==> flow/design.v (excerpt) <==
module processor_arm #(parameter N = 64)
							(input logic CLOCK_50, reset,
							output logic [N-1:0] IM_addr,
							input  logic [31:0] IM_readData,
							output logic [N-1:0] DM_writeData, DM_addr,
							output logic DM_writeEnable, DM_readEnable,
							input  logic [N-1:0] DM_readData);
	logic [31:0] q;
	logic [3:0] AluControl;
	logic reg2loc, regWrite, AluSrc, Branch, memtoReg, memRead, memWrite;
	logic [10:0] instr;
	assign q = IM_readData;
	controller 		c 			(.instr(instr), 
									.AluControl(AluControl), 
									.reg2loc(reg2loc), 
									.regWrite(regWrite), 
									.AluSrc(AluSrc), 
									.Branch(Branch),
									.memtoReg(memtoReg), 
									.memRead(memRead), 
									.memWrite(memWrite));
	datapath #(64) dp 		(.reset(reset), 
									.clk(CLOCK_50), 
									.reg2loc(reg2loc), 
									.AluSrc(AluSrc), 
									.AluControl(AluControl), 
									.Branch(Branch), 
									.memRead(memRead),
									.memWrite(memWrite), 
									.regWrite(regWrite), 
									.memtoReg(memtoReg), 
									.IM_readData(q), 
									.DM_readData(DM_readData), 
									.IM_addr(IM_addr), 
									.DM_addr(DM_addr), 
									.DM_writeData(DM_writeData), 
									.DM_writeEnable(DM_writeEnable), 
									.DM_readEnable(DM_readEnable));				
	flopr #(11)		IF_ID_TOP(.clk(CLOCK_50),
									.reset(reset), 
									.d(q[31:21]), 
									.q(instr));
endmodule
==> flow/config.mk <==
export PLATFORM = sky130hd
export DESIGN_NAME = processor_arm
export DESIGN_NICKNAME = processor_arm
export VERILOG_FILES = /design/flow/design.v
export SDC_FILE = /design/flow/constraint.sdc
export NUM_CORES = 4
export LEC_CHECK = 0
export CAP_MARGIN = 20
export CORE_MARGIN = 2
export CORE_UTILIZATION = 40
export SLEW_MARGIN = 20
==> flow/constraint.sdc <==
create_clock -name core_clock -period 9.5 [get_ports {CLOCK_50}]
set_input_delay 1.9000 -clock core_clock [delete_from_list [all_inputs] [get_ports {CLOCK_50}]]
set_output_delay 1.9000 -clock core_clock [all_outputs]
set_load 0.01 [all_outputs]
run.sh (not shown) runs the stock make flow with config.mk's settings and CLKGATE_MAP_FILE=.
The starting point completed without violations.
Next try:
- ABC_AREA: default -> 1
- CELL_PAD_IN_SITES_GLOBAL_PLACEMENT: default -> 1
- CORE_ASPECT_RATIO: default -> 0.52
- clock period: 9.5 -> 10.0 ns (I/O delays scaled with it)
=> Routed wire length came out higher by 36%; critical path depth came out higher by 7; register-to-register slack is better by 1.8 ns; cell area came out higher by 1.9%; via count came out higher by 25%; worst setup slack is better by 1.8 ns; hold slack is worse by 0.0038 ns; sequential share of layout area came out lower by 1.0 points.
Next try:
- ABC_AREA: 1 -> default
- CELL_PAD_IN_SITES_GLOBAL_PLACEMENT: 1 -> default
- CORE_ASPECT_RATIO: 0.52 -> default
- CORE_UTILIZATION: 40 -> 71
- CTS_CLUSTER_DIAMETER: default -> 50
- CTS_CLUSTER_SIZE: default -> 10
- PLACE_DENSITY_LB_ADDON: default -> 0.24
- TNS_END_PERCENT: default -> 5
- clock period: 10.0 -> 9.43 ns (I/O delays scaled with it)
Effect: Die area fell by well over a third; design area goes down by a few percent; via count goes down by about a fifth; global-route usage rose by 11 points.
Next try:
- CORE_UTILIZATION: 71 -> 57
- CTS_CLUSTER_DIAMETER: 50 -> default
- CTS_CLUSTER_SIZE: 10 -> default
- PLACE_DENSITY_LB_ADDON: 0.24 -> default
- TNS_END_PERCENT: 5 -> default
- clock period: 9.43 -> 5.44 ns (I/O delays scaled with it)
=> Now the flow ran to the end with violations: negative setup slack. Fmax rises by a quarter to a third. Final cell count rises by roughly a tenth. Wire length rises by a few percent. Clock power rises by well over a third.
Next try:
- CORE_UTILIZATION: 57 -> 70
- CTS_CLUSTER_DIAMETER: default -> 219
- CTS_CLUSTER_SIZE: default -> 13
- GPL_ROUTABILITY_DRIVEN: default -> 0
- PLACE_DENSITY_LB_ADDON: default -> 0.06
- SETUP_SLACK_MARGIN: default -> -0.13
- TNS_END_PERCENT: default -> 100
- clock period: 5.44 -> 5.27 ns (I/O delays scaled with it)
Effect:
- The new run finished but fails on negative setup slack
- sequential power rises by about 3%
- utilization rises by 13 points
- wire length falls by 3.9%
- final area falls by 2.5%
- global-route usage rises by 7.3 points
Power and IR drop assume default switching activity.
